==> flow/design.v <==
module fpu #(
    parameter DATA_WIDTH = 32,
    parameter INST_WIDTH = 1
)(
    input                   i_clk,
    input                   i_rst_n,
    input  [DATA_WIDTH-1:0] i_data_a,
    input  [DATA_WIDTH-1:0] i_data_b,
    input  [INST_WIDTH-1:0] i_inst,
    input                   i_valid,
    output [DATA_WIDTH-1:0] o_data,
    output                  o_valid
);
    reg [DATA_WIDTH-1:0] o_data_r, o_data_w; 
    reg                  o_valid_r, o_valid_w;
    wire [30:23]          i_expo_a, i_expo_b;
    wire [22:0]           i_frag_a, i_frag_b;
    reg [30:23]           i_expo_sub;
    reg [30:23]           o_expo;
    wire                  i_sign_a, i_sign_b;
    reg [46:0]            i_frag_aa, i_frag_bb;
    reg [23:0]            i_frag_a1, i_frag_b1;
    reg [46:0]            i_frag_af, i_frag_bf;
    reg [47:0]            i_frag_o, i_frag_ma, i_frag_mb;
    reg [22:0]            i_frag_oo;
    assign o_data = o_data_r;   
    assign o_valid = o_valid_r;
    assign i_expo_a = i_data_a[30:23];
    assign i_expo_b = i_data_b[30:23];
    assign i_frag_a = i_data_a[22:0];
    assign i_frag_b = i_data_b[22:0];
    assign i_sign_a = i_data_a[DATA_WIDTH-1];
    assign i_sign_b = i_data_b[DATA_WIDTH-1];
    always @(*) begin
        i_expo_sub = 8'd0;
        o_expo     = 8'd0;
        i_frag_aa  = 47'd0;
        i_frag_bb  = 47'd0;
        i_frag_a1  = 24'd0;
        i_frag_b1  = 24'd0;
        i_frag_af  = 47'd0;
        i_frag_bf  = 47'd0;
        i_frag_o   = 48'd0;
        i_frag_ma  = 48'd0;
        i_frag_mb  = 48'd0;
        i_frag_oo  = 23'd0;
        if (i_valid) begin     
            case (i_inst) 
                1'd0: begin   
                    i_frag_a1 = {1'b1, i_frag_a};
                    i_frag_b1 = {1'b1, i_frag_b};
                    if (i_expo_a > i_expo_b) begin 
                        i_expo_sub = i_expo_a - i_expo_b;
                        i_frag_bf = {i_frag_b1, 23'b0};
                        i_frag_bb = i_frag_bf >> i_expo_sub;
                        i_frag_aa = {i_frag_a1, 23'b0};
                        o_expo = i_expo_a;
                    end
                    else begin
                        i_expo_sub = i_expo_b - i_expo_a;
                        i_frag_af = {i_frag_a1, 23'b0};
                        i_frag_aa = i_frag_af >> i_expo_sub;
                        i_frag_bb = {i_frag_b1, 23'b0};
                        o_expo = i_expo_b;
                    end
                    if (i_sign_a ^ i_sign_b) begin                        
                        if (i_frag_aa > i_frag_bb) begin
                            i_frag_o = i_frag_aa - i_frag_bb;
                            o_data_w[DATA_WIDTH-1] = i_sign_a;
                        end
                        else begin
                            i_frag_o = i_frag_bb - i_frag_aa;
                            o_data_w[DATA_WIDTH-1] = i_sign_b;
                        end
                        if (i_frag_o[46] == 1) begin
                            if (i_frag_o[22] == 1)
                                o_data_w[22:0] = i_frag_o[45:23]+1;
                            else
                                o_data_w[22:0] = i_frag_o[45:23];
                            o_data_w[30:23] = o_expo;
                        end
                        else if (i_frag_o[45] == 1) begin
                            if (i_frag_o[21] == 1)
                                o_data_w[22:0] = i_frag_o[44:22]+1;
                            else
                                o_data_w[22:0] = i_frag_o[44:22];
                            o_data_w[30:23] = o_expo - 1;
                        end
                        else if (i_frag_o[44] == 1) begin
                            if (i_frag_o[20] == 1)
                                o_data_w[22:0] = i_frag_o[43:21]+1;
                            else
                                o_data_w[22:0] = i_frag_o[43:21];
                            o_data_w[30:23] = o_expo - 2;
                        end
                        else if (i_frag_o[43] == 1) begin
                            if (i_frag_o[19] == 1)
                                o_data_w[22:0] = i_frag_o[42:20]+1;
                            else
                                o_data_w[22:0] = i_frag_o[42:20];
                            o_data_w[30:23] = o_expo - 3;
                        end
                        else if (i_frag_o[42] == 1) begin
                            if (i_frag_o[18] == 1)
                                o_data_w[22:0] = i_frag_o[41:19]+1;
                            else
                                o_data_w[22:0] = i_frag_o[41:19];
                            o_data_w[30:23] = o_expo - 4;
                        end
                        else begin
                            o_data_w[22:0] = i_frag_o[39:17];
                            o_data_w[30:23] = o_expo;                               
                        end
                    end
                    else begin
                        i_frag_o = i_frag_aa + i_frag_bb;
                        if (i_frag_o[47] == 1) begin
                            if (i_frag_o[23] == 1)
                                o_data_w[22:0] = i_frag_o[46:24]+1;
                            else
                                o_data_w[22:0] = i_frag_o[46:24];
                            o_data_w[30:23] = o_expo + 1;
                        end
                        else if (i_frag_o[46] == 1) begin
                            if (i_frag_o[22] == 1)
                                o_data_w[22:0] = i_frag_o[45:23] + 1;
                            else
                                o_data_w[22:0] = i_frag_o[45:23];
                            o_data_w[30:23] = o_expo;
                        end
                        else begin
                            o_data_w[22:0] = i_frag_o[44:12];
                            o_data_w[30:23] = o_expo - 1;
                        end
                        o_data_w[DATA_WIDTH-1] = i_sign_a;
                    end
                    o_valid_w = 1;                    
                end
                1'd1: begin
                    o_expo = i_expo_a + i_expo_b - 127;
                    o_data_w[DATA_WIDTH-1] = i_sign_a ^ i_sign_b;
                    i_frag_ma[47:24] = 24'd0;
                    i_frag_ma[23] = 1;
                    i_frag_ma[22:0] = i_frag_a;
                    i_frag_mb[47:24] = 24'd0;
                    i_frag_mb[23] = 1;
                    i_frag_mb[22:0] = i_frag_b;
                    i_frag_o = i_frag_ma * i_frag_mb;
                    if (i_frag_o[22] && i_frag_o[21]) begin
                        i_frag_o[47:23] = i_frag_o[47:23] + 1;
                    end
                    else if (i_frag_o[22] && ~i_frag_o[21]) begin 
                        i_frag_o[20] = |i_frag_o[20:0]? 1 : 0;  
                        if (i_frag_o[20] == 1)
                            i_frag_o[47:23] = i_frag_o[47:23] + 1;
                        else if (i_frag_o[23] == 1)
                            i_frag_o[47:23] = i_frag_o[47:23] + 1;
                    end
                    if (i_frag_o[47] || ~i_frag_o[46]) begin
                        if (i_frag_o[47]) begin
                            i_frag_o = i_frag_o >> 1;
                            o_expo = o_expo + 1;   
                        end  
                        if (i_frag_o[22] && i_frag_o[21]) begin
                            i_frag_o[47:23] = i_frag_o[47:23] + 1;
                        end
                        else if (i_frag_o[22] && ~i_frag_o[21]) begin 
                            i_frag_o[20] = |i_frag_o[20:0]? 1 : 0;  
                            if (i_frag_o[20] == 1)
                                i_frag_o[47:23] = i_frag_o[47:23] + 1;
                            else if (i_frag_o[23] == 1)
                                i_frag_o[47:23] = i_frag_o[47:23] + 1;
                        end
                    end
                    o_data_w[22:0] = i_frag_o[45:23];
                    o_data_w[30:23] = o_expo;
                    o_valid_w = 1;    
                end
                default: begin
                    o_data_w     = 0;
                    o_valid_w    = 1;  
                end  
            endcase
        end else begin
            o_data_w     = 0; 
            o_valid_w    = 0;  
        end
    end
    always @(posedge i_clk or negedge i_rst_n) begin
        if(~i_rst_n) begin    
            o_data_r <= 0;
            o_valid_r <= 0;
        end else begin
            o_data_r <= o_data_w;
            o_valid_r <= o_valid_w;
        end
    end
endmodule
clock: 14.0 ns
lec_check: 0
cap_margin: 20
core_margin: 2
core_utilization: 40
gpl_routability_driven: 0
hold_slack_margin: -0.07
min_routing_layer: met2
slew_margin: 20
run.sh (not shown) runs the stock make flow with config.mk's settings and CLKGATE_MAP_FILE=.
The first run aborted during global routing (5_1_grt), error GRT-0116.
Then changed:
- ABC_AREA: default -> 1
- CELL_PAD_IN_SITES_DETAIL_PLACEMENT: default -> 1
- CELL_PAD_IN_SITES_GLOBAL_PLACEMENT: default -> 3
- CORE_MARGIN: 2 -> 6
- CORE_UTILIZATION: 40 -> 62
- CTS_CLUSTER_DIAMETER: default -> 209
- CTS_CLUSTER_SIZE: default -> 18
- GPL_ROUTABILITY_DRIVEN: 0 -> default
- GPL_TIMING_DRIVEN: default -> 1
- HOLD_SLACK_MARGIN: -0.07 -> default
- MAX_ROUTING_LAYER: default -> met4
- SETUP_SLACK_MARGIN: default -> 3.98
- SLEW_MARGIN: 20 -> 35
- TNS_END_PERCENT: default -> 65
The new run aborted during global placement without I/O (3_1_place_gp_skip_io) with GPL-0301.
Synthesized area increases by about 3.5%.
Die size decreases by about 30%.
Synthesized cell count increases by about 30%.
Then changed:
- ABC_AREA: 1 -> default
- CELL_PAD_IN_SITES_DETAIL_PLACEMENT: 1 -> default
- CELL_PAD_IN_SITES_GLOBAL_PLACEMENT: 3 -> default
- CORE_MARGIN: 6 -> 2
- CORE_UTILIZATION: 62 -> 40
- CTS_CLUSTER_DIAMETER: 209 -> default
- CTS_CLUSTER_SIZE: 18 -> default
- GPL_TIMING_DRIVEN: 1 -> default
- MAX_ROUTING_LAYER: met4 -> default
- MIN_ROUTING_LAYER: met2 -> default
- SETUP_SLACK_MARGIN: 3.98 -> default
- SLEW_MARGIN: 35 -> 20
- TNS_END_PERCENT: 65 -> default
- clock period: 14.0 -> 13.8 ns (I/O delays scaled with it)
What happened: Now the flow finished clean; synthesized cell count falls by 24%; area after synthesis is lower by 3.4%; die area increases by 40%.
Then changed:
- CORE_UTILIZATION: 40 -> 58
- SETUP_SLACK_MARGIN: default -> -0.78
- clock period: 13.8 -> 10.7 ns (I/O delays scaled with it)
This time the run reached the layout checks and failed them: negative setup slack.
Flip-flop count is unchanged.
First-iteration DRC count is higher by 34%.
Cell area grows by about 12%.
Die area decreases by about 30%.
Setup slack gets worse by 1.4 ns.
Critical path depth fell by 2.
Via count is higher by about 14%.
Synthesized area does not change.
Then changed:
- CORE_UTILIZATION: 58 -> 40
- SETUP_SLACK_MARGIN: -0.78 -> default
- clock period: 10.7 -> 14.0 ns (I/O delays scaled with it)
What happened: The changed run completed without violations; first-iteration DRC count goes down by 30%; setup slack improved by 1.6 ns; cell area came out lower by 13%; non-clock buffer count came out lower by 917; core utilization decreases by 32 points; synthesized area does not change; via count is lower by 14%; global-route usage went down by 17 points.
Then changed:
- CORE_UTILIZATION: 40 -> 59
- SETUP_SLACK_MARGIN: default -> -0.28
- TNS_END_PERCENT: default -> 5
=>
- With this change the flow completed and failed the layout checks on negative setup slack
- design area went down by a little under a tenth
- cell count went down by roughly a tenth
- first-iteration DRC count went up by a quarter to a third

* * *

Setup of build 95:
Starts from the design.v that is shown in full above.
==> flow/config.mk <==
export PLATFORM = sky130hd
export DESIGN_NAME = fpu
export DESIGN_NICKNAME = fpu
export VERILOG_FILES = /design/flow/design.v
export SDC_FILE = /design/flow/constraint.sdc
export NUM_CORES = 4
export LEC_CHECK = 0
export CAP_MARGIN = 20
export CORE_MARGIN = 2
export CORE_UTILIZATION = 16
export CTS_CLUSTER_DIAMETER = 334
export MIN_ROUTING_LAYER = met2
export PLACE_DENSITY_LB_ADDON = 0.09
export SETUP_SLACK_MARGIN = -1.51
export SLEW_MARGIN = 25
export TNS_END_PERCENT = 100
==> flow/constraint.sdc <==
create_clock -name core_clock -period 21.5 [get_ports {i_clk}]
set_input_delay 4.3000 -clock core_clock [delete_from_list [all_inputs] [get_ports {i_clk}]]
set_output_delay 4.3000 -clock core_clock [all_outputs]
set_load 0.01 [all_outputs]
Input changes introduced in build 39 (baseline for comparison: build 95):
# build 95
export LEC_CHECK = 0
export CAP_MARGIN = 20
export CORE_MARGIN = 2
export CORE_UTILIZATION = 16
export CTS_CLUSTER_DIAMETER = 334
export MIN_ROUTING_LAYER = met2
export PLACE_DENSITY_LB_ADDON = 0.09
export SETUP_SLACK_MARGIN = -1.51
export SLEW_MARGIN = 25
export TNS_END_PERCENT = 100
create_clock -name core_clock -period 21.5 [get_ports {i_clk}]
# build 39
export LEC_CHECK = 0
export CAP_MARGIN = 20
export CORE_MARGIN = 2
export CORE_UTILIZATION = 58
export CTS_CLUSTER_DIAMETER = 334
export MIN_ROUTING_LAYER = met1
export PLACE_DENSITY_LB_ADDON = 0.09
export SETUP_SLACK_MARGIN = -1.51
export SLEW_MARGIN = 25
export TNS_END_PERCENT = 100
create_clock -name core_clock -period 9.54 [get_ports {i_clk}]
Results
Layout checks on build 39: not met. Flow itself completed; violations: negative setup slack.
Summary of the comparison: worst stage delay on the critical path is lower in build 39, relative to build 95.
Total negative slack for build 39 is lower than for build 95.
Build 39 vs. build 95: sequential cell count held steady; worst setup slack shrank by 5.31 ns.
Taking build 39 as 1.0, build 95 lands at 1.9 on number of cell rows.
Changes observed in build 39 relative to build 95: area of the multi-input gates shows an increase of about 3.5%, number of nets in the finished design shows an increase of about 25%.
## Diff of input files: build 32 against build 39
# build 39
export LEC_CHECK = 0
export CAP_MARGIN = 20
export CORE_MARGIN = 2
export CORE_UTILIZATION = 58
export CTS_CLUSTER_DIAMETER = 334
export MIN_ROUTING_LAYER = met1
export PLACE_DENSITY_LB_ADDON = 0.09
export SETUP_SLACK_MARGIN = -1.51
export SLEW_MARGIN = 25
export TNS_END_PERCENT = 100
create_clock -name core_clock -period 9.54 [get_ports {i_clk}]
# build 32
export LEC_CHECK = 0
export CAP_MARGIN = 20
export CORE_MARGIN = 2
export CORE_UTILIZATION = 64
export CTS_CLUSTER_DIAMETER = 334
export CTS_CLUSTER_SIZE = 22
export MIN_ROUTING_LAYER = met1
export PLACE_DENSITY_LB_ADDON = 0.09
export SLEW_MARGIN = 25
export TNS_END_PERCENT = 100
create_clock -name core_clock -period 11.6 [get_ports {i_clk}]
Comparing build 39 against build 32, there is no change at all in chip area line of the yosys report. Build 32 is listed as incomplete: the tool reported an error in global routing and the run ended there. Height of the chip came out lower on build 32 than on build 39. Build 39 → build 32: average footprint of a synthesized cell roughly the same, area fraction in mux cells roughly the same, die area lower.
[inputs] build 14 vs build 32
# build 32
export LEC_CHECK = 0
export CAP_MARGIN = 20
export CORE_MARGIN = 2
export CORE_UTILIZATION = 64
export CTS_CLUSTER_DIAMETER = 334
export CTS_CLUSTER_SIZE = 22
export MIN_ROUTING_LAYER = met1
export PLACE_DENSITY_LB_ADDON = 0.09
export SLEW_MARGIN = 25
export TNS_END_PERCENT = 100
create_clock -name core_clock -period 11.6 [get_ports {i_clk}]
# build 14
export LEC_CHECK = 0
export CAP_MARGIN = 20
export CORE_MARGIN = 2
export CORE_UTILIZATION = 72
export CTS_CLUSTER_DIAMETER = 334
export MIN_ROUTING_LAYER = met1
export PLACE_DENSITY = 0.65
export SETUP_SLACK_MARGIN = -1.51
export SLEW_MARGIN = 25
export TNS_END_PERCENT = 100
create_clock -name core_clock -period 9.54 [get_ports {i_clk}]
==> comparison <==
clock tree synthesis: build 14 exited with error. As far as count of port buffers added during placement goes, build 14 and build 32 are indistinguishable; the numbers are identical. When build 14 is measured against build 32, its cell total after placement turns out 247 higher. Re synthesized cell count: no difference whatsoever between build 14 and build 32. Multiplexer share of the synthesized area: build 14 vs build 32 identical.
#### Input delta (build 50 over build 14)
# build 14
export LEC_CHECK = 0
export CAP_MARGIN = 20
export CORE_MARGIN = 2
export CORE_UTILIZATION = 72
export CTS_CLUSTER_DIAMETER = 334
export MIN_ROUTING_LAYER = met1
export PLACE_DENSITY = 0.65
export SETUP_SLACK_MARGIN = -1.51
export SLEW_MARGIN = 25
export TNS_END_PERCENT = 100
create_clock -name core_clock -period 9.54 [get_ports {i_clk}]
# build 50
export LEC_CHECK = 0
export ABC_AREA = 1
export CAP_MARGIN = 20
export CORE_MARGIN = 2
export CORE_UTILIZATION = 72
export CTS_CLUSTER_SIZE = 100
export SLEW_MARGIN = 20
create_clock -name core_clock -period 17.3 [get_ports {i_clk}]
--- outcome ---
Build 14 and build 50: one clean run, build 50; the rest did not finish clean. Diff build 14 -> build 50: xor-xnor portion of the synthesized cell area -3.1 points, number of nets at floorplan up 1710, die area shows an increase of 3.4%. Build 14 → build 50: portion of the post-synthesis area used by sequential elements barely changed, height of the chip climbed 4.1 um, synthesized cell count climbed 1710, post-synthesis instance area climbed about 3.5%, summed standard-cell area reported by yosys climbed about 3.5%.
Input changes introduced in build 78 (baseline for comparison: build 50):
# build 50
export LEC_CHECK = 0
export ABC_AREA = 1
export CAP_MARGIN = 20
export CORE_MARGIN = 2
export CORE_UTILIZATION = 72
export CTS_CLUSTER_SIZE = 100
export SLEW_MARGIN = 20
create_clock -name core_clock -period 17.3 [get_ports {i_clk}]
# build 78
export LEC_CHECK = 0
export CAP_MARGIN = 20
export CORE_MARGIN = 2
export CORE_UTILIZATION = 52
export CTS_CLUSTER_SIZE = 100
export SLEW_MARGIN = 20
create_clock -name core_clock -period 9.42 [get_ports {i_clk}]
Findings:
- Total cells reported by yosys after synthesis was higher in build 50 than in build 78.
- Diff build 50 and build 78: count of clock-net buffers in the final layout higher in build 50
- Summary of the comparison: via count is higher in build 78, relative to build 50.
- Build 78 -> stages 100% | layout checks FAIL | negative setup slack
- Count of antenna diodes in the layout delta for build 78 relative to build 50: 1 lower
